<file path="flow/run.sh">
#!/bin/bash
# the make line also repeats each setting of config.mk as NAME=value (left out here)
make -C /OpenROAD-flow-scripts/flow DESIGN_CONFIG=/design/flow/config.mk WORK_HOME=/design/flow/orfs CLKGATE_MAP_FILE= finish
</file>
<file path="flow/config.mk">
export PLATFORM = sky130hd
export DESIGN_NAME = rgb2hsv
export DESIGN_NICKNAME = rgb2hsv
export VERILOG_FILES = /design/flow/design.v
export SDC_FILE = /design/flow/constraint.sdc
export NUM_CORES = 4
export LEC_CHECK = 0
export ABC_AREA = 0
export CAP_MARGIN = 30
export CELL_PAD_IN_SITES_GLOBAL_PLACEMENT = 3
export CORE_ASPECT_RATIO = 1.73
export CORE_MARGIN = 2
export CORE_UTILIZATION = 33
export GPL_TIMING_DRIVEN = 0
export HOLD_SLACK_MARGIN = -0.06
export MAX_ROUTING_LAYER = met4
export PLACE_DENSITY = 0.47
export SLEW_MARGIN = 40
</file>
<file path="flow/constraint.sdc">
create_clock -name core_clock -period 60.0 [get_ports {clock}]
set_input_delay 12.0000 -clock core_clock [delete_from_list [all_inputs] [get_ports {clock}]]
set_output_delay 12.0000 -clock core_clock [all_outputs]
set_load 0.01 [all_outputs]
</file>
<file path="flow/design.v">
module rgb2hsv(
        input clock,
        input reset_n,
        input in_valid,
        input [7:0] in_red,
        input [7:0] in_green,
        input [7:0] in_blue,
        input in_visual,
        input in_done,
        output out_valid,
        output [7:0] out_red,
        output [7:0] out_green,
        output [7:0] out_blue,
        output [7:0] out_hue,
        output [7:0] out_saturation,
        output [7:0] out_brightness,
        output out_visual,
        output out_done
    );
    reg valid1;
    reg [7:0] red1;
    reg [7:0] green1;
    reg [7:0] blue1;
    reg visual1;
    reg done1;
    reg [7:0] max_value1;
    reg [1:0] max_index1;
    reg [7:0] min_value1;
    reg [1:0] min_index1;
    always @(posedge clock)
    begin
        if (reset_n) begin
            valid1 <= in_valid;
            red1[7:0] <= in_red[7:0];
            green1[7:0] <= in_green[7:0];
            blue1[7:0] <= in_blue[7:0];
            visual1 <= in_visual;
            done1 <= in_done;
            if (in_red >= in_green) begin
                if (in_red >= in_blue) begin
                    max_value1[7:0] <= in_red[7:0];
                    max_index1[1:0] <= 1;
                end
                else begin
                    max_value1[7:0] <= in_blue[7:0];
                    max_index1[1:0] <= 3;
                end
            end
            else begin
                if (in_blue >= in_green) begin
                    max_value1[7:0] <= in_blue[7:0];
                    max_index1[1:0] <= 3;
                end
                else begin
                    max_value1[7:0] <= in_green[7:0];
                    max_index1[1:0] <= 2;
                end
            end
            if (in_red < in_green) begin
                if (in_red < in_blue) begin
                    min_value1[7:0] <= in_red[7:0];
                    min_index1[1:0] <= 1;
                end
                else begin
                    min_value1[7:0] <= in_blue[7:0];
                    min_index1[1:0] <= 3;
                end
            end
            else begin
                if (in_blue < in_green) begin
                    min_value1[7:0] <= in_blue[7:0];
                    min_index1[1:0] <= 3;
                end
                else begin
                    min_value1[7:0] <= in_green[7:0];
                    min_index1[1:0] <= 2;
                end
            end
        end 
        else begin
            valid1 <= 1'b0;
            red1[7:0] <= 8'b0;
            green1[7:0] <= 8'b0;
            blue1[7:0] <= 8'b0;
            visual1 <= 1'b0;
            done1 <= 1'b0;
            max_value1[7:0] <= 8'd0;
            max_index1[1:0] <= 2'd0; 
            min_value1[7:0] <= 8'd0; 
            min_index1[1:0] <= 2'd0;
        end
    end
    reg valid2;
    reg [7:0] red2;
    reg [7:0] green2;
    reg [7:0] blue2;
    reg visual2;
    reg done2;
    reg [7:0] dif2;
    reg [7:0] max_value2;
    reg [1:0] max_index2;
    reg [7:0] min_value2;
    reg [1:0] min_index2;
    always @(posedge clock)
    begin
        if (reset_n) begin
            valid2 <= valid1;
            red2[7:0] <= red1[7:0];
            green2[7:0] <= green1[7:0];
            blue2[7:0] <= blue1[7:0];
            visual2 <= visual1;
            done2 <= done1;
            dif2[7:0] <= max_value1[7:0] - min_value1[7:0];
            max_value2[7:0] <= max_value1[7:0];
            max_index2[1:0] <= max_index1[1:0];
            min_value2[7:0] <= min_value1[7:0];
            min_index2[1:0] <= min_index1[1:0];
        end 
        else begin
            valid2 <= 1'b0;
            red2[7:0] <= 8'b0;
            green2[7:0] <= 8'b0;
            blue2[7:0] <= 8'b0;
            visual2 <= 1'b0;
            done2 <= 1'b0;
            dif2[7:0] <= 8'd0;
            max_value2[7:0] <= 8'd0;
            max_index2[1:0] <= 2'd0;
            min_value2[7:0] <= 8'd0; 
            min_index2[1:0] <= 2'd0;
        end
    end
    reg valid3;
    reg [7:0] red3;
    reg [7:0] green3;
    reg [7:0] blue3;
    reg visual3;
    reg done3;
    reg [11:0] hue3;
    reg [7:0] dif3;
    reg [7:0] max_value3;
    reg [1:0] max_index3;
    reg [7:0] min_value3;
    reg [1:0] min_index3;
    always @(posedge clock)
    begin
        if (reset_n) begin
            valid3 <= valid2;
            red3[7:0] <= red2[7:0];
            green3[7:0] <= green2[7:0];
            blue3[7:0] <= blue2[7:0];
            visual3 <= visual2;
            done3 <= done2;
            dif3[7:0] <= dif2[7:0];
            max_value3[7:0] <= max_value2[7:0];
            max_index3[1:0] <= max_index2[1:0];
            min_value3[7:0] <= min_value2[7:0];
            min_index3[1:0] <= min_index2[1:0];
            if (dif2 > 0) begin
                if (max_index2 == 1) begin
                    if (green2 < blue2) begin
                        hue3[11:0] <= ((blue2 - green2) << 4);
                    end
                    else begin
                        hue3[11:0] <= ((green2 - blue2) << 4);
                    end
                end
                if (max_index2 == 2) begin
                    if (blue2 < red2) begin
                        hue3[11:0] <= ((red2 - blue2) << 4);
                    end
                    else begin
                        hue3[11:0] <= ((blue2 - red2) << 4);
                    end
                end
                if (max_index2 == 3) begin
                    if (red2 < green2) begin
                        hue3[11:0] <= ((green2 - red2) << 4);
                    end
                    else begin
                        hue3[11:0] <= ((red2 - green2) << 4);
                    end
                end
            end
            else begin
                hue3[11:0] <= 12'd0;             
            end
        end
        else begin
            valid3 <= 1'b0;
            red3[7:0] <= 8'b0;
            green3[7:0] <= 8'b0;
            blue3[7:0] <= 8'b0;
            visual3 <= 1'b0;
            done3 <= 1'b0;
            hue3[11:0] <= 12'd0;
            dif3[7:0] <= 8'd0;
            max_value3[7:0] <= 8'd0;
            max_index3[1:0] <= 2'd0;
            min_value3[7:0] <= 8'd0;
            min_index3[1:0] <= 2'd0;
        end
    end
    reg valid4;
    reg [7:0] red4;
    reg [7:0] green4;
    reg [7:0] blue4;
    reg visual4;
    reg done4;
    reg [11:0] hue4;
    reg [7:0] dif4;
    reg [7:0] max_value4;
    reg [1:0] max_index4;
    always @(posedge clock)
    begin
        if (reset_n) begin
            valid4 <= valid3;
            red4[7:0] <= red3[7:0];
            green4[7:0] <= green3[7:0];
            blue4[7:0] <= blue3[7:0];
            visual4 <= visual3;
            done4 <= done3;          
            dif4[7:0] <= dif3[7:0];
            max_value4[7:0] <= max_value3[7:0];
            max_index4 <= max_index3;
            hue4[11:0] <= (hue3 / dif3);
        end
        else begin
            valid4 <= 1'b0;
            red4[7:0] <= 8'b0;
            green4[7:0] <= 8'b0;
            blue4[7:0] <= 8'b0;
            visual4 <= 1'b0;
            done4 <= 1'b0;
            hue4[11:0] <= 12'd0;
            dif4[7:0] <= 8'd0;
            max_value4 <= 8'd0;
            max_index4[1:0] <= 2'd0;
        end
    end
    reg valid5;
    reg [7:0] red5;
    reg [7:0] green5;
    reg [7:0] blue5;
    reg visual5;
    reg done5;
    reg [11:0] hue5;
    reg [7:0] dif5;
    reg [7:0] max_value5;
    always @(posedge clock)
    begin
        if (reset_n) begin
            valid5 <= valid4;
            red5[7:0] <= red4[7:0];
            green5[7:0] <= green4[7:0];
            blue5[7:0] <= blue4[7:0];
            visual5 <= visual4;
            done5 <= done4;
            dif5[7:0] <= dif4[7:0];
            max_value5[7:0] <= max_value4[7:0];
            if (dif4 > 0) begin
                if (max_index4 == 1) begin
                    if (green4 < blue4) begin
                        hue5[11:0] <= 96 - hue4;
                    end
                    else begin
                        hue5[11:0] <= 0 + hue4;
                    end
                end
                if (max_index4 == 2) begin
                    if (blue4 < red4) begin
                        hue5[11:0] <= 32 - hue4;
                    end
                    else begin
                        hue5[11:0] <= 32 + hue4;
                    end
                end
                if (max_index4 == 3) begin
                    if (red4 < green4) begin
                        hue5[11:0] <= 64 - hue4;
                    end
                    else begin
                        hue5[11:0] <= 64 + hue4;
                    end
                end
            end
            else begin
                hue5[11:0] <= 12'd0;             
            end
        end
        else begin
            valid5 <= 1'b0;
            red5[7:0] <= 8'b0;
            green5[7:0] <= 8'b0;
            blue5[7:0] <= 8'b0;
            visual5 <= 1'b0;
            done5 <= 1'b0;
            dif5[7:0] <= 8'd0;
            max_value5[7:0] <= 8'd0;
            hue5[11:0] <= 12'd0;
        end
    end
    reg valid;
    reg [7:0] red;
    reg [7:0] green;
    reg [7:0] blue;
    reg visual;
    reg done;
    reg [18:0] hue;
    reg [7:0] saturation;
    reg [7:0] max_value;
    always @(posedge clock)
    begin
        if (reset_n) begin
            valid <= valid5;
            red[7:0] <= red5[7:0];
            green[7:0] <= green5[7:0];
            blue[7:0] <= blue5[7:0];
            visual <= visual5;
            done <= done5;
            max_value[7:0] <= max_value5[7:0];
            hue[18:0] <= (85 * hue5);
            if (max_value5 == 0) begin
                saturation[7:0] <= 8'd0;
            end
            else begin
                saturation[7:0] <= 255 * dif5 / max_value5;
            end
        end
        else begin 
            valid <= 1'b0;
            red[7:0] <= 8'b0;
            green[7:0] <= 8'b0;
            blue[7:0] <= 8'b0;
            visual <= 1'b0;
            done <= 1'b0;
            max_value[7:0] <= 8'd0;
            hue[18:0] <= 19'd0;
            saturation [7:0] <= 8'd0;
        end
    end
    assign out_valid = valid;
    assign out_red[7:0] = red[7:0];
    assign out_green[7:0] = green[7:0];  
    assign out_blue[7:0] = blue[7:0];
    assign out_hue[7:0] = hue[12:5];
    assign out_saturation[7:0] = saturation[7:0];
    assign out_brightness[7:0] = max_value[7:0];
    assign out_visual = visual;
    assign out_done = done;
endmodule
</file>
==> results_slide.txt, run 1 <==
Implementation Results

Outcome
  • Status: failed layout checks
  • Layout Check Fails: negative setup slack

Routing
  • 1st-pass router iterations: 5
  • DRC viols: 0
  • Vias: 37380
  • Via/cell ratio: about 5.4
  • DRT Wirelength: 140.2 mm
  • Iter 0 DRT Violations: 1481
  • Antenna violation net count after detailed routing: 0
  • WL/cell: roughly 20 microns

Floorplan
  • Top Ports: 80
  • Core Box Area: about 110000 sq um
  • Die Span X: between 200 and 300 microns
  • Die area: about 110000 sq um
  • Number of cell rows: 159
  • Die height: 439.8 microns
  • Fp util: 0.3335

Final timing
  • Final setup fails: 5
  • F_max: 13.85 MHz
  • RSZ-0062 raised after global routing: true
  • Pins over their slew limit: 0
  • Fin Setup TNS: -36.06 ns
  • Fin. Hold Viols: 0
  • Max-slew headroom: 0.3744
  • Worst-margin pin slew: between 0.9 and 1 ns
  • Final WS setup: -12.18 ns
  • Final period util: 1.203
  • Clk_skew: about 0.053 ns
  • Minimum clock period: between 70 and 80 ns

Yosys
  • Complex Gates by Area: 0.2500
  • Xor+xnor area frac: 0.04973
  • Yosys top cell by instances: ha_1
  • Area leader share: 0.1691
  • Post-synth top cells: ha_1, nor2_1, nand2_1, dfxtp_1, nor3_1
  • Post-synthesis cell type count: ~140
  • Mean cell area of the mapped netlist: approximately 7.7 sq um
  • Mapped Area: 36230 sq um
  • Ys cells: 4675
  • Main logic family after synthesis: simple AND/OR/NAND/NOR gates
  • Synth Register Bits: around 300
  • Asr flop ratio synth: 0
  • Adders+Majority by Area: 0.1823
  • Mux share: 0.04200
  • Synth area leaders: dfxtp_1, ha_1, nor2_1
  • EDFF count, synth: 0
  • Yosys Chip Area: approximately 36000 sq um
  • Post-Synthesis Cells: 4675
  • Post-synth top flop: dfxtp_1
  • Yosys simple share: 0.2648
  • Ys Warns: 1
  • Register share after synthesis: 0.1691
  • Leading area contributor after synthesis: dfxtp_1

CTS
  • CTS Root Cell: clkbuf_16
  • CTS H-tree lvls: 1
  • Worst-Skew Late Latency: 0.65 ns
  • Cts hold-fix bufs: 0
  • CTS Buffer Depth: 3
  • CTS tree: yes
  • Clk sinks: a little over 300
  • CTS clk-pin slew, worst paths: 0.07 ns
  • Cts bufs inserted: 30

Critical path
  • R2r setup slk: -12.18 ns
  • Crit path kind: register to register
  • Crit path buf inv count: approximately 100
  • R2R Path End: saturation[0]$_SDFF_PP0_
  • Max stage delay cell, worst path: or4_4
  • Most used cell, CP: o21a_1
  • Max incr delay on CP: roughly 0.6 ns
  • Critical path launch point type: register
  • Crit-path max FO: 8
  • CP Launch Point: max_value5[6]$_SDFF_PN0_
  • Crit path DRT: ~60 ns
  • Worst reg2reg startpoint: max_value5[6]$_SDFF_PN0_
  • CP Capture Type: register
  • CP arrival: 72.63 ns
  • Critical Path Stages: between 400 and 500
  • CP delay by family, top: AND-OR/OR-AND gates
  • Critical Path Sink: saturation[0]$_SDFF_PP0_
  • Worst reg2reg path depth: 416

GRT
  • Initial antenna violation count: 1
  • Number of global-route vias before repair: approximately 39000
  • Largest net degree at the start of global routing: 35
  • Grt ovf: 0
  • Global-route wire length before repair: roughly 220 mm
  • GRT Util Overall: 0.2499

Job
  • Count of tool warnings: about 70
  • Maxcap violations: 0

Worst hold path
  • Hold Path Class: register to register
  • Hold_sp: max_value3[3]$_SDFF_PN0_
  • Hold endpoint: max_value4[3]$_SDFF_PN0_
  • Hold depth: 1

Finish
  • Finished Layout Cells: between 6000 and 7000
  • Layout Nets: 5934
  • Synth-to-layout area growth: 31.98%

Place
  • Detailed Place HPWL: roughly 110 mm
  • # placed instances: a little over 6000
  • GP Congestion: 0.8666
  • Port Buffers: approximately 79
-- routing by layer --
layer / global-route usage / up-vias / routed length [microns]
li1: - / 18640 / -
met1: 0.2308 / 17920 / 49820
met2: 0.5280 / 534 / 82200
met3: 0.01167 / 284 / 2055
met4: 0.09291 / 0 / 6125
met5: - / - / 0
-- area by class of cell --
type,instances,area (sq um)
Fill cell,11360,60810
Multi-Input combinational cell,3988,31350
Sequential cell,306,6136
Timing Repair Buffer,686,5580
Tap cell,1449,1813
Inverter,268,1027
Buffer,122,783.3
Clock buffer,33,772.0
Clock inverter,23,344.1
Timing Repair inverter,1,7.507
Antenna cell,1,2.502
-- through the flow --
stage / cell area (sq um) / hold slack (ns) / worst slack [ns] / utilization
4_1_cts: 46140 / 0.4001 / -13.45 / 0.4247
3_3_place_gp: 40030 / 0.4124 / -25.81 / 0.3685
3_5_place_dp: 40250 / 0.4169 / -25.30 / 0.3706
5_1_grt: 47810 / 0.4077 / -15.66 / 0.4402
2_1_floorplan: 37420 / 0.4118 / -10.53 / -
6_report: 47810 / 0.3971 / -12.18 / 0.4402
-- what timing repair did --
item | 4_1_cts | 5_1_grt
pin swaps | 243 | 303
cloned | 2 | 1
endpoints found under the setup margin | 8 | 7
buffers inserted | 476 | 132
resized | 231 | 141
==> inputs of run 2 (changes only) <==
Settings changed: ABC_AREA 0 to 1, CAP_MARGIN 30 to 20, CELL_PAD_IN_SITES_GLOBAL_PLACEMENT 3 to default, CORE_ASPECT_RATIO 1.73 to default, CORE_UTILIZATION 33 to 72, CTS_CLUSTER_SIZE from default to 34, GPL_TIMING_DRIVEN 0 to default, HOLD_SLACK_MARGIN -0.06 to default, MAX_ROUTING_LAYER met4 to default, PLACE_DENSITY 0.47 to default, PLACE_DENSITY_LB_ADDON from default to 0.04, SLEW_MARGIN 40 to 20.
Clock period 60.0 ns to 60.8 ns, I/O delays scaled along.
==> run 2 against run 1 <==
Net effect:
- the layout fails its checks (max-capacitance violations, max-slew violations, negative setup slack)
- sequential share of layout area fell by 0.41 points
- maximum frequency is 14% higher
- register-to-register slack improved by 9.7 ns
- critical path depth is 24 higher
- count of clock-buffer cells in the layout increased by 10
- via count grew 23%
- synthesized cell count rose by 40%
- cell count increased by 12%
- first-iteration DRC count rose to 3.0 times the previous value
- non-clock buffer count is 394 lower
==> results_slide.txt, run 2 <==
Implementation Results

Outcome
  • Status: failed layout checks
  • Layout Check Fails: max-capacitance violations, max-slew violations, negative setup slack

Yosys
  • Area leader share: 0.1424
  • Ys cells: 6529
  • Yosys simple share: 0.3793
  • Synth area leaders: dfxtp_1, ha_1, nand2_1
  • Post-synth top cells: nand2_1, inv_1, ha_1, nor2_1, o21ai_0
  • Post-Synthesis Cells: approximately 6500
  • Mean cell area of the mapped netlist: approximately 6.6 sq um
  • Mux share: 0.0009309
  • Xor+xnor area frac: 0.05335
  • Ys Warns: 1
  • Synth Register Bits: 306
  • Adders+Majority by Area: 0.1535
  • Yosys top cell by instances: nand2_1
  • Post-synth top flop: dfxtp_1
  • Complex Gates by Area: 0.1359
  • Asr flop ratio synth: 0
  • Leading area contributor after synthesis: dfxtp_1
  • EDFF count, synth: 0
  • Post-synthesis cell type count: between 80 and 90
  • Main logic family after synthesis: simple AND/OR/NAND/NOR gates
  • Yosys Chip Area: around 43000 sq um
  • Mapped Area: ~43000 sq um
  • Register share after synthesis: 0.1424

Final timing
  • Worst-margin pin slew: between 1.5 and 2 ns
  • Pins over their slew limit: 3
  • Fin. Hold Viols: 0
  • Final setup fails: 2
  • Final period util: 1.040
  • RSZ-0062 raised after global routing: true
  • Max-slew headroom: -0.2914
  • Clk_skew: 0.03656 ns
  • Final WS setup: -2.442 ns
  • F_max: approximately 16 MHz
  • Minimum clock period: between 60 and 70 ns

CTS
  • Cts hold-fix bufs: 0
  • Cts bufs inserted: 36
  • CTS H-tree lvls: 2
  • CTS tree: yes
  • CTS Root Cell: clkbuf_16
  • Clk sinks: 306
  • Worst-Skew Late Latency: between 0.5 and 0.6 ns
  • CTS Buffer Depth: 3
  • CTS clk-pin slew, worst paths: 0.07 ns

Worst hold path
  • Hold Path Class: register to register
  • Hold_sp: green1[1]$_SDFF_PN0_
  • Hold depth: 2
  • Hold endpoint: green2[1]$_SDFF_PN0_

GRT
  • GRT Util Overall: 0.3627
  • Largest net degree at the start of global routing: 108
  • Initial antenna violation count: 3
  • Number of global-route vias before repair: 40920
  • Global-route wire length before repair: about 190 mm
  • Grt ovf: 0

Routing
  • WL/cell: 17.75 microns
  • Iter 0 DRT Violations: ~4500
  • Via/cell ratio: 5.981
  • Antenna violation net count after detailed routing: 0
  • Vias: 46000
  • DRC viols: 0
  • 1st-pass router iterations: 9
  • DRT Wirelength: 136.5 mm

Place
  • GP Congestion: between 1 and 1.5
  • Port Buffers: 79
  • Detailed Place HPWL: ~90 mm

Finish
  • # fillers: roughly 3800
  • Layout Nets: around 7400
  • Flop area: between 6000 and 7000 sq um
  • Synth-to-layout area growth: 14.80%
  • Post-layout util: 0.8366
  • Gate Area: about 33000 sq um

Job
  • Maxcap violations: 1
  • Count of tool warnings: 70

Critical path
  • CP Launch Point: dif5[3]$_SDFF_PN0_
  • CP arrival: 63.69 ns
  • R2R Path End: saturation[0]$_SDFF_PP0_
  • Max incr delay on CP: ~0.84 ns
  • Crit path buf inv count: slightly below 90
  • Critical Path Stages: ~440
  • Crit-path max FO: 8
  • CP delay by family, top: AND-OR/OR-AND gates
  • CP Capture Type: register
  • Critical Path Sink: saturation[0]$_SDFF_PP0_
  • Crit path kind: register to register
  • Crit path DRT: between 60 and 70 ns
  • Worst reg2reg path depth: about 440
  • R2r setup slk: -2.44 ns
  • Max stage delay cell, worst path: o31ai_1
  • Worst reg2reg startpoint: dif5[3]$_SDFF_PN0_
  • Most used cell, CP: nand2_1
  • Critical path launch point type: register

Floorplan
  • Number of cell rows: between 80 and 90
  • Die area: between 60000 and 70000 sq um
  • Top Ports: roughly 80
  • Die Span X: around 250 microns
  • Die height: roughly 250 microns
  • Fp util: 0.7287
  • Core Box Area: roughly 60000 sq um
[run 2: area by class of cell]
cell class                 count  share of cell area
antenna                        1          0.00005068
timing repair buffer         414             0.06839
clock inverter                16            0.006259
timing repair inverter         2           0.0002534
inverter                    1248             0.09905
sequential                   306              0.1243
multi-input combinational   4888              0.6628
clock buffer                  43             0.01938
tap                          773             0.01959
[run 2: metrics by stage]
stage	cell area (sq um)	instances	worst slack, ns	hold slack, ns	TNS (ns)
final	49380	7691	-2.442	0.3853	-3.375
after global routing	49370	7690	-5.845	0.4092	-12.02
after CTS	46840	7511	0.02525	0.4002	0
after detailed placement	45120	7405	-2.616	0.3954	-3.567
after global placement	45120	7405	0.3652	0.3918	0
after floorplan	43450	6544	-1.220	0.3905	-1.220
[run 2: timing repair]
item	in CTS	in global routing
setup endpoints to repair	2	4
pin swaps	44	254
gates resized	19	336
setup buffers	40	176
cloned	7	4
[run 2: per-layer routing]
metal | track usage | wire (microns)
met5 | 0 | 13
met2 | 0.6537 | 64680
met1 | 0.4232 | 49950
met3 | 0.04041 | 12170
met4 | 0.1836 | 9675
==> inputs of run 3 (changes only) <==
Settings changed: ABC_AREA 1 to default, CORE_UTILIZATION 72 to 40, CTS_CLUSTER_SIZE 34 to default, MIN_ROUTING_LAYER from default to met2, PLACE_DENSITY_LB_ADDON 0.04 to 0.22.
Clock period 60.8 ns to 80.0 ns, I/O delays scaled along.
==> run 3 against run 2 <==
Net effect:
- synthesized area is 16% lower
- design area is 17% lower
- the run now finishes clean
- die size is 51% higher
- critical path depth is 61 lower
- via count is 6.5% higher
- synthesized cell count is 28% lower
- sequential share of layout area is 2.5 points higher
- worst hold slack better by 0.0045 ns
- first-iteration DRC count is 75% higher
==> results_slide.txt, run 3 <==
Implementation Results

Outcome
  • Status: no timing/DRC/antenna violations

Final timing
  • Fin. Hold Viols: 0
  • Clk_skew: 0.05527 ns
  • Max-slew headroom: 0.2914
  • Final setup fails: 0
  • Worst-margin pin slew: about 1.1 ns
  • F_max: 13.29 MHz
  • Final WS setup: roughly 4.8 ns
  • Pins over their slew limit: 0
  • Final period util: 0.9403
  • Minimum clock period: about 75 ns

Critical path
  • Crit-path max FO: 16
  • Critical path launch point type: register
  • CP Launch Point: max_value5[6]$_SDFF_PN0_
  • Worst reg2reg startpoint: max_value5[6]$_SDFF_PN0_
  • CP delay by family, top: AND-OR/OR-AND gates
  • Max stage delay cell, worst path: or4_4
  • Crit path kind: register to register
  • Critical Path Sink: saturation[0]$_SDFF_PP0_
  • CP Capture Type: register
  • Critical Path Stages: 379
  • R2r setup slk: between 4 and 5 ns
  • Most used cell, CP: o21a_1
  • Crit path DRT: 80.46 ns
  • Worst reg2reg path depth: around 380
  • Max incr delay on CP: ~0.69 ns
  • R2R Path End: saturation[0]$_SDFF_PP0_
  • Crit path buf inv count: 20
  • CP arrival: 75.69 ns

Routing
  • Via/cell ratio: between 8 and 9
  • Antenna violation net count after detailed routing: 0
  • N_diodes: 0
  • 1st-pass router iterations: 11
  • DRT Wirelength: 111.8 mm
  • WL/cell: 18.59 microns
  • Iter 0 DRT Violations: slightly below 8000
  • Vias: 49000
  • DRC viols: 0

Yosys
  • Main logic family after synthesis: simple AND/OR/NAND/NOR gates
  • Mapped Area: roughly 36000 sq um
  • Asr flop ratio synth: 0
  • Post-synth top flop: dfxtp_1
  • Post-synth top cells: ha_1, nor2_1, nand2_1, dfxtp_1, nor3_1
  • Area leader share: 0.1691
  • Mux share: 0.04200
  • Yosys Chip Area: 36230 sq um
  • Synth area leaders: dfxtp_1, ha_1, nor2_1
  • Post-Synthesis Cells: 4675
  • Register share after synthesis: 0.1691
  • Complex Gates by Area: 0.2500
  • Yosys top cell by instances: ha_1
  • Ys Warns: 1
  • Yosys simple share: 0.2648
  • Ys cells: roughly 4700
  • Mean cell area of the mapped netlist: slightly below 8 sq um
  • Adders+Majority by Area: 0.1823
  • Synth Register Bits: about 310
  • Post-synthesis cell type count: ~140
  • EDFF count, synth: 0
  • Xor+xnor area frac: 0.04973
  • Leading area contributor after synthesis: dfxtp_1

Floorplan
  • Fp util: 0.4031
  • Die Span X: approximately 300 microns
  • Top Ports: roughly 80
  • Number of cell rows: about 110
  • Die area: 92990 sq um
  • Core Box Area: approximately 90000 sq um
  • Die height: 305.0 microns

CTS
  • Cts hold-fix bufs: 0
  • CTS tree: yes
  • Cts bufs inserted: 37
  • Worst-Skew Late Latency: about 0.6 ns
  • CTS Buffer Depth: 3
  • Clk sinks: a little over 300
  • CTS clk-pin slew, worst paths: roughly 0.080 ns
  • CTS Root Cell: clkbuf_16
  • CTS H-tree lvls: 2

Finish
  • Synth-to-layout area growth: 12.91%
  • Post-layout util: 0.4551
  • Layout Nets: between 5000 and 6000
  • # fillers: 9089
  • Finished Cell Area: 40910 sq um

Worst hold path
  • Hold Path Class: register to register
  • Hold endpoint: max_value3[4]$_SDFF_PN0_
  • Hold_sp: max_value2[4]$_SDFF_PN0_
  • Hold depth: 1

GRT
  • Global-route wire length before repair: around 180 mm
  • Grt ovf: 0
  • Largest net degree at the start of global routing: between 90 and 100
  • Initial antenna violation count: 0
  • Number of global-route vias before repair: roughly 50000
  • GRT Util Overall: 0.3467

Place
  • Area of placed instances: 38650 sq um
  • GP Congestion: between 0.9 and 1
  • Port Buffers: roughly 80
  • Detailed Place HPWL: around 83 mm
  • Pre-CTS worst setup slack: -2.164 ns

Job
  • Maxcap violations: 0
  • Count of tool warnings: around 65
run 3: area by class of cell:
cell class / count / area (sq um) / share of cell area
timing repair buffer: 208 / 1762 / 0.04307
clock inverter: 21 / 230.2 / 0.005628
sequential: 306 / 6126 / 0.1498
inverter: 268 / 1008 / 0.02465
multi-input combinational: 3989 / 29300 / 0.7162
tap: 1176 / 1471 / 0.03597
clock buffer: 46 / 1010 / 0.02468
run 3: timing repair:
item	4_1_cts	5_1_grt
setup endpoints to repair	1	3
buffers inserted	8	39
resized	15	130
pin swaps	3	32
hold endpoints to repair	0	0
gates cloned	0	2
run 3: stage by stage:
step                      TNS (ns)  hold WS (ns)  cells
after floorplan                  0        0.4119   4690
after global placement           0        0.4123   5898
after detailed placement    -2.164        0.4169   5898
after CTS                        0        0.4087   5973
after global routing       -0.3532        0.4251   6014
final                            0        0.3897   6014
run 3: layer usage:
metal,GRT usage,vias up,routed length (microns)
met1,-,17420,0
met5,0.1152,-,843
li1,-,17300,-
met3,0.4854,1352,46570
met4,0.04962,34,9347
met2,0.4015,12900,55040
==> inputs of run 4 (changes only) <==
Settings changed: ABC_AREA from default to 1, CORE_UTILIZATION 40 to 72, CTS_CLUSTER_SIZE from default to 32, MAX_ROUTING_LAYER from default to met4, MIN_ROUTING_LAYER met2 to default, PLACE_DENSITY from default to 0.62, PLACE_DENSITY_LB_ADDON 0.22 to default, SETUP_SLACK_MARGIN from default to 1.44, TNS_END_PERCENT from default to 5.
Clock period 80.0 ns to 56.0 ns, I/O delays scaled along.
==> run 4 against run 3 <==
Net effect:
- now fails the layout checks on negative setup slack
- maximum frequency increased by 11%
- global-route usage up 3.7 points
- critical path type unchanged
- highest routed layer is now met4
- cell count increased by 32%
- setup slack worse by 17 ns
- synthesized cell count up 40%
- utilization increased by 42 points
- non-clock buffer count grew 448
- synthesized area grew 19%
- design area grew 27%
- clock skew decreased by 0.037 ns
==> results_slide.txt, run 4 <==
Implementation Results

CTS
  • Cts hold-fix bufs: 0
  • CTS Buffer Depth: 3
  • Cts bufs inserted: 35
  • CTS clk-pin slew, worst paths: approximately 0.060 ns
  • CTS H-tree lvls: 2
  • CTS tree: yes
  • CTS Root Cell: clkbuf_16
  • Clk sinks: 306
  • Worst-Skew Late Latency: ~0.57 ns

Critical path
  • Most used cell, CP: nand2_2
  • Crit path buf inv count: approximately 80
  • R2r setup slk: -11.83 ns
  • Crit path DRT: between 50 and 60 ns
  • R2R Path End: saturation[0]$_SDFF_PP0_
  • Max stage delay cell, worst path: o21ai_0
  • Crit path kind: register to register
  • CP Capture Type: register
  • Critical Path Stages: approximately 430
  • Crit-path max FO: 13
  • Max incr delay on CP: 0.91 ns
  • Worst reg2reg startpoint: dif5[7]$_SDFF_PN0_
  • Critical path launch point type: register
  • CP delay by family, top: AND-OR/OR-AND gates
  • Worst reg2reg path depth: 427
  • CP Launch Point: dif5[7]$_SDFF_PN0_
  • Critical Path Sink: saturation[0]$_SDFF_PP0_
  • CP arrival: 68.26 ns

Yosys
  • Adders+Majority by Area: 0.1535
  • Ys cells: 6529
  • Ys Warns: 1
  • EDFF count, synth: 0
  • Complex Gates by Area: 0.1359
  • Register share after synthesis: 0.1424
  • Yosys Chip Area: approximately 43000 sq um
  • Area leader share: 0.1424
  • Mux share: 0.0009309
  • Mean cell area of the mapped netlist: between 6 and 7 sq um
  • Post-Synthesis Cells: approximately 6500
  • Post-synth top flop: dfxtp_1
  • Post-synth top cells: nand2_1, inv_1, ha_1, nor2_1, o21ai_0
  • Asr flop ratio synth: 0
  • Yosys simple share: 0.3793
  • Xor+xnor area frac: 0.05335
  • Main logic family after synthesis: simple AND/OR/NAND/NOR gates
  • Yosys top cell by instances: nand2_1
  • Mapped Area: 43010 sq um
  • Leading area contributor after synthesis: dfxtp_1
  • Synth area leaders: dfxtp_1, ha_1, nand2_1
  • Post-synthesis cell type count: between 80 and 90
  • Synth Register Bits: approximately 300

Final timing
  • Fin. Hold Viols: 0
  • Final setup fails: 5
  • Pins over their slew limit: 0
  • Clk_skew: about 0.018 ns
  • F_max: approximately 15 MHz
  • RSZ-0062 raised after global routing: true
  • Final period util: 1.211
  • Minimum clock period: a little under 70 ns
  • Final WS setup: -11.83 ns
  • Worst-margin pin slew: 1.428 ns
  • Max-slew headroom: 0.04000

Floorplan
  • Number of cell rows: 89
  • Core Box Area: 59020 sq um
  • Die Span X: ~250 microns
  • Die height: 248.4 microns
  • Die area: roughly 62000 sq um
  • Fp util: 0.7287
  • Top Ports: 80

GRT
  • GRT Util Overall: 0.3841
  • Number of global-route vias before repair: around 42000
  • GRT busiest layer: met2
  • Grt ovf: 0
  • M1 GR Usage: 0.4455
  • Largest net degree at the start of global routing: between 100 and 150
  • Initial antenna violation count: 9
  • Met3 GRT Util: 0.04020
  • Global-route wire length before repair: ~200 mm
  • GRT met2 Usage: 0.6716

Finish
  • Finished Cell Area: 51760 sq um
  • Gate Area: between 30000 and 40000 sq um
  • # fillers: 3172
  • Synth-to-layout area growth: 20.34%
  • Post-layout util: 0.8770
  • Layout Nets: approximately 7700
  • Flop area: 6130 sq um

Place
  • Port Buffers: 79
  • GP Congestion: about 1.0
  • Area of placed instances: about 47000 sq um
  • Detailed Place HPWL: 90.72 mm

Job
  • Count of tool warnings: roughly 73
  • Maxcap violations: 0

Worst hold path
  • Hold endpoint: max_value4[5]$_SDFF_PN0_
  • Hold depth: 2
  • Hold Path Class: register to register
  • Hold_sp: max_value3[5]$_SDFF_PN0_

Outcome
  • Status: failed layout checks
  • Layout Check Fails: negative setup slack

Routing
  • 1st-pass router iterations: 22
  • Antenna violation net count after detailed routing: 0
  • WL/cell: ~21 microns
  • Vias: a little over 50000
  • Via/cell ratio: roughly 6.4
  • DRC viols: 0
  • DRT Wirelength: between 150 and 200 mm
  • Iter 0 DRT Violations: about 9200
## run 4: layout make-up
cell class	count	share of cell area
diodes	21	0.001015
repair inverters	2	0.0002417
multi-input cells	4884	0.6431
clock inverters	14	0.004472
flip-flops and latches	306	0.1184
well taps	773	0.01869
repair buffers	656	0.1010
clock buffers	45	0.01861
inverters	1248	0.09450
## run 4: what timing repair did
action | 4_1_cts | 5_1_grt
pin swaps | 155 | 356
setup endpoints to repair | 3 | 4
gates resized | 134 | 371
gates cloned | 5 | 0
buffers inserted | 123 | 144
## run 4: metrics by stage
stage,hold slack [ns],setup TNS [ns],instances,setup slack (ns)
3_5_place_dp,0.3947,-3.644,7597,-2.588
2_1_floorplan,0.3905,-13.21,6544,-6.020
3_3_place_gp,0.3925,-0.1376,7597,-0.1376
4_1_cts,0.4117,0,7784,0.2334
6_report,0.4096,-36.05,7949,-11.83
5_1_grt,0.4290,-48.10,7948,-14.21
## run 4: metal layers
layer	vias to the layer above	part of all wire	routed length (microns)
met5	-	0	0
li1	22140	-	-
met3	2013	0.14	23370
met4	0	0.11	17420
met1	22640	0.33	54620
met2	4330	0.42	70190
==> inputs of run 5 (changes only) <==
Settings changed: ABC_AREA 1 to 0, CAP_MARGIN 20 to 30, CORE_UTILIZATION 72 to 26, CTS_CLUSTER_SIZE 32 to default, GPL_ROUTABILITY_DRIVEN from default to 1, PLACE_DENSITY 0.62 to default, PLACE_DENSITY_LB_ADDON from default to 0.05, SETUP_SLACK_MARGIN 1.44 to 5.0, TNS_END_PERCENT 5 to 60.
Clock period 56.0 ns to 61.9 ns, I/O delays scaled along.
==> run 5 against run 4 <==
Net effect:
- still fails the layout checks on negative setup slack
- design area up 4.4%
- via count down 23%
- die size up 130%
- global-route usage down 19 points
- critical path depth down 31
==> results_slide.txt, run 5 <==
Implementation Results

Outcome
  • Status: failed layout checks
  • Layout Check Fails: negative setup slack

Yosys
  • Complex Gates by Area: 0.2500
  • Area leader share: 0.1691
  • Xor+xnor area frac: 0.04973
  • Mapped Area: approximately 36000 sq um
  • Yosys simple share: 0.2648
  • Synth Register Bits: 306
  • Mux share: 0.04200
  • Yosys top cell by instances: ha_1
  • Asr flop ratio synth: 0
  • Post-synth top cells: ha_1, nor2_1, nand2_1, dfxtp_1, nor3_1
  • Yosys Chip Area: around 36000 sq um
  • Leading area contributor after synthesis: dfxtp_1
  • EDFF count, synth: 0
  • Post-Synthesis Cells: around 4700
  • Mean cell area of the mapped netlist: approximately 7.7 sq um
  • Ys Warns: 1
  • Main logic family after synthesis: simple AND/OR/NAND/NOR gates
  • Post-synth top flop: dfxtp_1
  • Synth area leaders: dfxtp_1, ha_1, nor2_1
  • Ys cells: 4675
  • Post-synthesis cell type count: around 140
  • Adders+Majority by Area: 0.1823
  • Register share after synthesis: 0.1691

Floorplan
  • Fp util: 0.2628
  • Number of cell rows: approximately 140
  • Die height: about 380 microns
  • Die area: roughly 140000 sq um
  • Die Span X: about 380 microns
  • Top Ports: around 80
  • Core Box Area: 137800 sq um

Job
  • Maxcap violations: 0
  • Count of tool warnings: between 60 and 70

Routing
  • Antenna violation net count after detailed routing: 0
  • Vias: 39490
  • Via/cell ratio: 4.862
  • 1st-pass router iterations: 6
  • DRC viols: 0
  • WL/cell: between 15 and 20 microns
  • DRT Wirelength: roughly 140 mm
  • Iter 0 DRT Violations: approximately 1900

Final timing
  • Pins over their slew limit: 0
  • Worst-margin pin slew: about 0.9 ns
  • Fin. Hold Viols: 0
  • Minimum clock period: between 60 and 70 ns
  • F_max: 14.94 MHz
  • Max-slew headroom: 0.3816
  • RSZ-0062 raised after global routing: true
  • Final period util: 1.081
  • Final WS setup: -5.025 ns
  • Final setup fails: 3
  • Fin Setup TNS: -9.161 ns
  • Clk_skew: approximately 0.032 ns

Worst hold path
  • Hold Path Class: register to register
  • Hold_sp: max_value3[1]$_SDFF_PN0_
  • Hold endpoint: max_value4[1]$_SDFF_PN0_
  • Hold depth: 1

CTS
  • Cts bufs inserted: 38
  • Worst-Skew Late Latency: 0.61 ns
  • CTS H-tree lvls: 2
  • CTS tree: yes
  • CTS clk-pin slew, worst paths: 0.07 ns
  • CTS Buffer Depth: 3
  • CTS Root Cell: clkbuf_16
  • Clk sinks: between 300 and 400

Critical path
  • Critical Path Stages: around 400
  • CP Capture Type: register
  • Worst reg2reg path depth: between 300 and 400
  • CP delay by family, top: AND-OR/OR-AND gates
  • CP arrival: about 67 ns
  • Crit path kind: register to register
  • Most used cell, CP: buf_4
  • Crit-path max FO: 7
  • CP Launch Point: max_value5[6]$_SDFF_PN0_
  • R2R Path End: saturation[0]$_SDFF_PP0_
  • Max incr delay on CP: 0.60 ns
  • Critical path launch point type: register
  • R2r setup slk: -5.02 ns
  • Crit path buf inv count: 113
  • Max stage delay cell, worst path: or4_1
  • Crit path DRT: ~62 ns
  • Worst reg2reg startpoint: max_value5[6]$_SDFF_PN0_
  • Critical Path Sink: saturation[0]$_SDFF_PP0_

GRT
  • Number of global-route vias before repair: 40050
  • Initial antenna violation count: 1
  • Largest net degree at the start of global routing: between 80 and 90
  • Grt ovf: 0
  • GRT Util Overall: 0.1976
  • Global-route wire length before repair: approximately 220 mm

Finish
  • Synth-to-layout area growth: 49.16%
  • Finished Layout Cells: ~8100
  • Layout Nets: slightly below 7000
  • # fillers: between 10000 and 15000
  • Post-layout util: 0.3921

Place
  • GP Congestion: 0.8855
  • # placed instances: around 7800
  • Port Buffers: a little under 80
  • Detailed Place HPWL: around 110 mm
## run 5: final cells by class
type | count | area [sq um] | share of cell area
well taps | 1794 | 2245 | 0.04154
clock buffers | 49 | 1042 | 0.01929
clock inverters | 20 | 350.3 | 0.006483
repair buffers | 1695 | 13010 | 0.2407
flip-flops and latches | 306 | 6127 | 0.1134
diodes | 2 | 5.005 | 0.00009261
inverters | 268 | 1012 | 0.01873
multi-input cells | 3988 | 30250 | 0.5598
## run 5: metal layers
| layer | track usage | up-vias | wire (microns) |
|---|---|---|---|
| met2 | 0.3261 | 461 | 63740 |
| met4 | 0.03585 | 0 | 2041 |
| met3 | 0.01393 | 108 | 2991 |
| met5 | - | - | 0 |
| met1 | 0.2664 | 18460 | 69480 |
| li1 | - | 20460 | - |
## run 5: per-stage QoR
step / hold WS [ns] / setup WS, ns / instance area (sq um)
6_report: 0.4167 / -5.025 / 54040
5_1_grt: 0.4357 / -9.152 / 54030
4_1_cts: 0.4151 / -4.642 / 53300
3_5_place_dp: 0.4177 / -5.938 / 49790
3_3_place_gp: 0.4130 / -4.667 / 49790
2_1_floorplan: 0.4118 / -8.634 / 37420
## run 5: repair_timing
item,4_1_cts,5_1_grt
setup buffers,227,50
gates resized,87,67
hold buffers,0,0
pin swaps,105,110
cloned,0,0
endpoints found under the setup margin,5,6
==> inputs of run 6 (changes only) <==
Settings changed: ABC_AREA 0 to 1, CELL_PAD_IN_SITES_DETAIL_PLACEMENT from default to 2, CELL_PAD_IN_SITES_GLOBAL_PLACEMENT from default to 3, CORE_ASPECT_RATIO from default to 1.16, CORE_UTILIZATION 26 to 40, CTS_CLUSTER_SIZE from default to 35, GPL_ROUTABILITY_DRIVEN 1 to 0, MAX_ROUTING_LAYER met4 to default, MIN_ROUTING_LAYER from default to met2, SLEW_MARGIN 20 to 40.
Clock period 61.9 ns to 80.0 ns, I/O delays scaled along.
==> run 6 against run 5 <==
Net effect:
- the run now finishes clean
- global-route usage grew 24 points
- utilization grew 5.5 points
- non-clock buffer count shrank 1470
- maximum frequency shrank 5.6%
- count of clock-buffer cells in the layout shrank 3
- via count grew 55%
- first-iteration DRC count grew to 5.0 times the previous value
- synthesized area grew 19%
- worst hold slack lost 0.029 ns
- largest cell class unchanged
- highest routed layer is now met5
==> results_slide.txt, run 6 <==
Implementation Results

Critical path
  • Critical Path Stages: 451
  • Worst reg2reg path depth: around 450
  • Critical path launch point type: register
  • Max incr delay on CP: approximately 0.66 ns
  • Most used cell, CP: nand2_1
  • CP Launch Point: dif5[5]$_SDFF_PN0_
  • R2r setup slk: 9.11 ns
  • CP arrival: between 70 and 80 ns
  • Max stage delay cell, worst path: fa_2
  • R2R Path End: saturation[0]$_SDFF_PP0_
  • Crit path kind: register to register
  • Worst reg2reg startpoint: dif5[5]$_SDFF_PN0_
  • Crit path DRT: ~80 ns
  • Crit-path max FO: 20
  • CP delay by family, top: AND-OR/OR-AND gates
  • Critical Path Sink: saturation[0]$_SDFF_PP0_
  • CP Capture Type: register
  • Crit path buf inv count: between 80 and 90

Yosys
  • Post-synthesis cell type count: 85
  • Post-synth top cells: nand2_1, inv_1, ha_1, nor2_1, o21ai_0
  • Yosys Chip Area: between 40000 and 50000 sq um
  • Leading area contributor after synthesis: dfxtp_1
  • Asr flop ratio synth: 0
  • Adders+Majority by Area: 0.1535
  • Main logic family after synthesis: simple AND/OR/NAND/NOR gates
  • Mapped Area: ~43000 sq um
  • Synth area leaders: dfxtp_1, ha_1, nand2_1
  • EDFF count, synth: 0
  • Post-Synthesis Cells: approximately 6500
  • Yosys simple share: 0.3793
  • Ys Warns: 1
  • Register share after synthesis: 0.1424
  • Xor+xnor area frac: 0.05335
  • Area leader share: 0.1424
  • Ys cells: 6529
  • Yosys top cell by instances: nand2_1
  • Synth Register Bits: roughly 300
  • Mux share: 0.0009309
  • Post-synth top flop: dfxtp_1
  • Complex Gates by Area: 0.1359
  • Mean cell area of the mapped netlist: 6.588 sq um

Final timing
  • Fin Setup TNS: 0 ns
  • Final period util: 0.8861
  • Max-slew headroom: 0.3531
  • Pins over their slew limit: 0
  • Fin. Hold Viols: 0
  • RSZ-0062 raised after global routing: false
  • Final hold slack: a little under 0.4 ns
  • Minimum clock period: a little over 70 ns
  • Final setup fails: 0
  • Worst-margin pin slew: ~0.97 ns
  • F_max: 14.11 MHz
  • Clk_skew: approximately 0.045 ns

Routing
  • WL/cell: about 21 microns
  • Vias: approximately 61000
  • Iter 0 DRT Violations: about 9500
  • DRT Wirelength: 168.0 mm
  • 1st-pass router iterations: 7
  • Antenna violation net count after detailed routing: 0
  • DRC viols: 0
  • Via/cell ratio: 7.486

Finish
  • Gate Area: 31650 sq um
  • Flop area: just over 6000 sq um
  • Layout Nets: 7245
  • # fillers: 13030
  • Synth-to-layout area growth: 10.79%
  • Post-layout util: 0.4466

CTS
  • CTS tree: yes
  • CTS Buffer Depth: 3
  • CTS Root Cell: clkbuf_16
  • CTS clk-pin slew, worst paths: approximately 0.060 ns
  • Clk sinks: approximately 310
  • Cts bufs inserted: 38
  • Worst-Skew Late Latency: about 0.66 ns
  • CTS H-tree lvls: 2
  • Cts hold-fix bufs: 0

Worst hold path
  • Hold depth: 2
  • Hold_sp: max_value2[3]$_SDFF_PN0_
  • Hold endpoint: max_value3[3]$_SDFF_PN0_
  • Hold Path Class: register to register

Floorplan
  • Die area: ~110000 sq um
  • Number of cell rows: about 130
  • Fp util: 0.4031
  • Die Span X: between 300 and 400 microns
  • Top Ports: 80
  • Die height: 357.2 microns
  • Core Box Area: between 100000 and 150000 sq um

Place
  • Detailed Place HPWL: between 100 and 150 mm
  • Port Buffers: approximately 79

GRT
  • GRT Util Overall: 0.4371
  • Number of global-route vias before repair: approximately 70000
  • Largest net degree at the start of global routing: roughly 130
  • Global-route wire length before repair: between 200 and 300 mm
  • Initial antenna violation count: 0
  • Grt ovf: 0

Job
  • Count of tool warnings: roughly 74
  • Maxcap violations: 0

Outcome
  • Status: no timing/DRC/antenna violations
## run 6: cell type report
cell class / count / area share
multi-input combinational: 4893 / 0.6641
sequential: 306 / 0.1286
inverter: 1248 / 0.1021
timing repair buffer: 225 / 0.04020
tap: 1441 / 0.03784
clock buffer: 46 / 0.02122
clock inverter: 20 / 0.005566
timing repair inverter: 2 / 0.0002101
antenna: 4 / 0.0002101
## run 6: what timing repair did
item	in CTS	in global routing
pin swaps	7	53
setup endpoints to repair	3	4
setup buffers	1	131
cloned	8	5
gates resized	23	87
## run 6: layer usage
| metal | GRT usage | up-vias | routed length (microns) | share of wire |
|---|---|---|---|---|
| met5 | 0.04264 | - | 414 | 0.0025 |
| met1 | - | 21240 | 0 | 0 |
| met4 | 0.06732 | 19 | 15590 | 0.093 |
| met2 | 0.6023 | 17210 | 94360 | 0.56 |
| li1 | - | 21140 | - | - |
| met3 | 0.4988 | 1667 | 57630 | 0.34 |
## run 6: metrics by stage
stage / worst slack (ns) / cell area [sq um] / std cells
6_report: 9.114 / 47650 / 8185
5_1_grt: 3.118 / 47640 / 8181
4_1_cts: 5.074 / 46300 / 8045
3_5_place_dp: 0.1136 / 44860 / 7970
3_3_place_gp: 5.729 / 44850 / 7970
2_1_floorplan: 13.93 / 43070 / 6544
==> inputs of run 7 (changes only) <==
Settings changed: ABC_AREA 1 to default, CAP_MARGIN 30 to 20, CELL_PAD_IN_SITES_DETAIL_PLACEMENT 2 to default, CELL_PAD_IN_SITES_GLOBAL_PLACEMENT 3 to default, CORE_ASPECT_RATIO 1.16 to default, CORE_UTILIZATION 40 to 66, CTS_CLUSTER_SIZE 35 to default, GPL_ROUTABILITY_DRIVEN 0 to default, MIN_ROUTING_LAYER met2 to default, PLACE_DENSITY_LB_ADDON 0.05 to default, SETUP_SLACK_MARGIN 5.0 to default, SLEW_MARGIN 40 to 20, TNS_END_PERCENT 60 to default.
Clock period 80.0 ns to 71.5 ns, I/O delays scaled along.
==> run 7 against run 6 <==
Net effect:
- worst hold slack better by 0.030 ns
- first-iteration DRC count is 73% lower
- global-route usage is 8.6 points lower
- die size fell by 48%
- sequential cell count unchanged
- routed wire length down 37%
- critical path depth down 76
- utilization rose by 34 points
- design area is 11% lower
- still clean
==> results_slide.txt, run 7 <==
Implementation Results

Outcome
  • Status: no timing/DRC/antenna violations

Critical path
  • CP arrival: between 70 and 80 ns
  • Critical path launch point type: register
  • Crit path DRT: between 70 and 80 ns
  • Crit path kind: register to register
  • R2r setup slk: 1.33 ns
  • Worst reg2reg startpoint: max_value5[6]$_SDFF_PN0_
  • CP delay by family, top: AND-OR/OR-AND gates
  • Max incr delay on CP: ~0.62 ns
  • R2R Path End: saturation[0]$_SDFF_PP0_
  • Critical Path Sink: saturation[0]$_SDFF_PP0_
  • Critical Path Stages: 375
  • Crit path buf inv count: 17
  • Crit-path max FO: 15
  • CP Capture Type: register
  • Max stage delay cell, worst path: or4_4
  • Worst reg2reg path depth: 375
  • Most used cell, CP: o21a_1
  • CP Launch Point: max_value5[6]$_SDFF_PN0_

Final timing
  • F_max: ~14 MHz
  • Final setup fails: 0
  • Fin. Hold Viols: 0
  • Max-slew headroom: 0.2779
  • Minimum clock period: 70.17 ns
  • Final WS setup: about 1.3 ns
  • Worst-margin pin slew: between 1 and 1.5 ns
  • Final hold slack: about 0.42 ns
  • Final period util: 0.9814
  • Pins over their slew limit: 0
  • Fin Setup TNS: 0 ns
  • RSZ-0062 raised after global routing: true
  • Clk_skew: 0.05637 ns

Floorplan
  • Die Span X: between 200 and 250 microns
  • Fp util: 0.6706
  • Top Ports: 80
  • Die area: about 57000 sq um
  • Die height: between 200 and 250 microns
  • Core Box Area: between 50000 and 60000 sq um
  • Number of cell rows: around 85

Worst hold path
  • Hold_sp: red1[1]$_SDFF_PN0_
  • Hold Path Class: register to register
  • Hold endpoint: red2[1]$_SDFF_PN0_
  • Hold depth: 1

Place
  • GP Congestion: 1.005
  • Pre-CTS worst setup slack: -1.357 ns
  • Area of placed instances: a little under 40000 sq um
  • Detailed Place HPWL: 77.62 mm
  • # placed instances: 5476
  • Port Buffers: about 79

Yosys
  • Main logic family after synthesis: simple AND/OR/NAND/NOR gates
  • Mux share: 0.04200
  • Ys Warns: 1
  • EDFF count, synth: 0
  • Post-synth top cells: ha_1, nor2_1, nand2_1, dfxtp_1, nor3_1
  • Mapped Area: approximately 36000 sq um
  • Post-synth top flop: dfxtp_1
  • Complex Gates by Area: 0.2500
  • Synth Register Bits: a little over 300
  • Register share after synthesis: 0.1691
  • Xor+xnor area frac: 0.04973
  • Mean cell area of the mapped netlist: a little under 8 sq um
  • Yosys top cell by instances: ha_1
  • Asr flop ratio synth: 0
  • Area leader share: 0.1691
  • Yosys Chip Area: between 30000 and 40000 sq um
  • Ys cells: approximately 4700
  • Post-Synthesis Cells: between 4000 and 5000
  • Adders+Majority by Area: 0.1823
  • Leading area contributor after synthesis: dfxtp_1
  • Synth area leaders: dfxtp_1, ha_1, nor2_1
  • Post-synthesis cell type count: approximately 140
  • Yosys simple share: 0.2648

CTS
  • CTS H-tree lvls: 2
  • Cts bufs inserted: 34
  • CTS Buffer Depth: 3
  • CTS clk-pin slew, worst paths: 0.06 ns
  • CTS tree: yes
  • Clk sinks: approximately 310
  • Worst-Skew Late Latency: 0.60 ns
  • CTS Root Cell: clkbuf_16

Finish
  • Finished Cell Area: 42240 sq um
  • Post-layout util: 0.7818
  • Synth-to-layout area growth: 16.58%
  • Layout Nets: 5489
  • Finished Layout Cells: between 5000 and 6000
  • # fillers: 3925

Routing
  • Via/cell ratio: ~6.4
  • Iter 0 DRT Violations: between 2000 and 3000
  • Vias: ~37000
  • DRC viols: 0
  • WL/cell: ~19 microns
  • Antenna violation net count after detailed routing: 0
  • DRT Wirelength: 105.3 mm
  • 1st-pass router iterations: 5
  • N_diodes: 0

Job
  • Count of tool warnings: roughly 70
  • Maxcap violations: 0

GRT
  • Largest net degree at the start of global routing: ~120
  • GRT Util Overall: 0.3510
  • Initial antenna violation count: 0
  • Number of global-route vias before repair: about 34000
  • Global-route wire length before repair: ~170 mm
  • Grt ovf: 0
run 7: area by class of cell:
class	instances	area (sq um)	share of cell area
multi-input cells	3989	30170	0.7143
flip-flops and latches	306	6135	0.1452
repair buffers	359	2928	0.06932
inverters	268	1012	0.02397
clock buffers	49	947.2	0.02243
well taps	696	870.8	0.02062
clock inverters	13	172.7	0.004088
run 7: metal layers:
layer	track usage	wire, microns	vias to the layer above
met2	0.5999	49120	1336
met4	0.1229	3691	0
li1	-	-	17800
met5	0	0	-
met3	0.05021	7066	271
met1	0.4511	45470	17100
run 7: what timing repair did:
action	in CTS	in global routing
hold endpoints to repair	0	0
gates resized	10	192
hold buffers	0	0
pin swaps	10	165
buffers inserted	18	123
cloned	0	1
endpoints found under the setup margin	1	3
==> inputs of run 8 (changes only) <==
Settings changed: ABC_AREA from default to 0, CELL_PAD_IN_SITES_DETAIL_PLACEMENT from default to 0, CORE_ASPECT_RATIO from default to 1.05, CORE_UTILIZATION 66 to 31, CTS_CLUSTER_SIZE from default to 98, HOLD_SLACK_MARGIN from default to 0.09, MAX_ROUTING_LAYER from default to met4, PLACE_DENSITY_LB_ADDON from default to 0.2, SETUP_SLACK_MARGIN from default to 3.53, SLEW_MARGIN 20 to 0, TNS_END_PERCENT from default to 15.
Clock period 71.5 ns to 46.4 ns, I/O delays scaled along.
==> run 8 against run 7 <==
Net effect:
- non-clock buffer count up 1331
- register-to-register slack worse by 22 ns
- now fails the layout checks on negative setup slack
- largest cell class unchanged
- sequential cell count unchanged
- synthesized area unchanged
- critical endpoint unchanged
- clock skew down 0.021 ns
==> results_slide.txt, run 8 <==
Implementation Results

Outcome
  • Status: failed layout checks
  • Layout Check Fails: negative setup slack

Final timing
  • Worst-margin pin slew: approximately 1.0 ns
  • Final setup fails: 8
  • Clk_skew: 0.03555 ns
  • Final period util: 1.444
  • Final WS setup: -20.58 ns
  • Minimum clock period: about 67 ns
  • Fin Setup TNS: -98.64 ns
  • F_max: roughly 15 MHz
  • Max-slew headroom: 0.3003
  • Pins over their slew limit: 0
  • Fin. Hold Viols: 0
  • RSZ-0062 raised after global routing: true

CTS
  • CTS Root Cell: clkbuf_16
  • CTS tree: yes
  • CTS Buffer Depth: 3
  • CTS H-tree lvls: 2
  • Clk sinks: just over 300
  • Worst-Skew Late Latency: around 0.59 ns
  • Cts bufs inserted: 37
  • CTS clk-pin slew, worst paths: ~0.07 ns

Yosys
  • Yosys top cell by instances: ha_1
  • Main logic family after synthesis: simple AND/OR/NAND/NOR gates
  • Post-synth top cells: ha_1, nor2_1, nand2_1, dfxtp_1, nor3_1
  • Xor+xnor area frac: 0.04973
  • Mean cell area of the mapped netlist: ~7.7 sq um
  • EDFF count, synth: 0
  • Synth area leaders: dfxtp_1, ha_1, nor2_1
  • Post-synthesis cell type count: 141
  • Ys cells: ~4700
  • Mapped Area: ~36000 sq um
  • Yosys simple share: 0.2648
  • Synth Register Bits: 306
  • Yosys Chip Area: roughly 36000 sq um
  • Mux share: 0.04200
  • Complex Gates by Area: 0.2500
  • Post-Synthesis Cells: 4675
  • Post-synth top flop: dfxtp_1
  • Register share after synthesis: 0.1691
  • Ys Warns: 1
  • Leading area contributor after synthesis: dfxtp_1
  • Asr flop ratio synth: 0
  • Area leader share: 0.1691
  • Adders+Majority by Area: 0.1823

GRT
  • Grt ovf: 0
  • Initial antenna violation count: 4
  • Largest net degree at the start of global routing: about 100
  • GRT Util Overall: 0.2113
  • Global-route wire length before repair: 202.2 mm
  • Number of global-route vias before repair: between 30000 and 40000

Critical path
  • R2R Path End: saturation[0]$_SDFF_PP0_
  • Max incr delay on CP: 0.59 ns
  • Most used cell, CP: o21a_1
  • Critical path launch point type: register
  • CP arrival: between 60 and 70 ns
  • Crit-path max FO: 6
  • CP delay by family, top: AND-OR/OR-AND gates
  • Crit path kind: register to register
  • CP Launch Point: max_value5[5]$_SDFF_PN0_
  • Max stage delay cell, worst path: or4_4
  • R2r setup slk: -20.58 ns
  • CP Capture Type: register
  • Critical Path Stages: between 300 and 400
  • Crit path buf inv count: 83
  • Worst reg2reg startpoint: max_value5[5]$_SDFF_PN0_
  • Critical Path Sink: saturation[0]$_SDFF_PP0_
  • Crit path DRT: 46.85 ns
  • Worst reg2reg path depth: approximately 390

Finish
  • Layout Nets: around 6800
  • Finished Layout Cells: a little under 8000
  • Synth-to-layout area growth: 47.63%
  • Post-layout util: 0.4613

Routing
  • N_diodes: 0
  • Antenna violation net count after detailed routing: 0
  • Via/cell ratio: between 5 and 6
  • Iter 0 DRT Violations: between 1500 and 2000
  • DRT Wirelength: around 130 mm
  • DRC viols: 0
  • Vias: around 40000
  • 1st-pass router iterations: 5
  • WL/cell: between 15 and 20 microns

Place
  • Pre-CTS worst setup slack: -20.97 ns
  • Port Buffers: between 70 and 80
  • Detailed Place HPWL: 100.6 mm
  • # placed instances: around 7600
  • GP Congestion: between 0.9 and 1

Floorplan
  • Die Span X: roughly 340 microns
  • Die height: between 300 and 400 microns
  • Core Box Area: around 120000 sq um
  • Top Ports: around 80
  • Number of cell rows: 128
  • Fp util: 0.3124
  • Die area: 119600 sq um

Worst hold path
  • Hold Path Class: register to register
  • Hold depth: 1
  • Hold_sp: blue5[7]$_SDFF_PN0_
  • Hold endpoint: blue[7]$_SDFF_PN0_

Job
  • Maxcap violations: 0
  • Count of tool warnings: roughly 68
[run 8: layout make-up]
type | instances | area, sq um
Clock buffer | 42 | 974.7
Multi-Input combinational cell | 3988 | 30050
Inverter | 268 | 1012
Clock inverter | 26 | 447.9
Tap cell | 1560 | 1952
Fill cell | 11640 | 62470
Sequential cell | 306 | 6127
Timing Repair Buffer | 1690 | 12920
[run 8: what timing repair did]
action                                 in CTS  in global routing
resized                                    60                 77
buffers inserted                          137                 62
hold buffers                                0                  0
setup endpoints to repair                   8                  8
pin swaps                                  71                137
endpoints found under the hold margin       0                  0
[run 8: through the flow]
step                      cell area [sq um]  hold slack, ns
final                                 53480          0.4210
after CTS                             52620          0.4205
after floorplan                       37260          0.4118
after global placement                49870          0.4132
after global routing                  53480          0.4358
after detailed placement              49870          0.4169
[run 8: per-layer routing]
layer	track usage	part of all wire	vias to the layer above
li1	-	-	20440
met1	0.2766	0.48	18600
met2	0.3524	0.47	726
met3	0.01426	0.030	199
met4	0.05298	0.027	0
met5	-	0	-
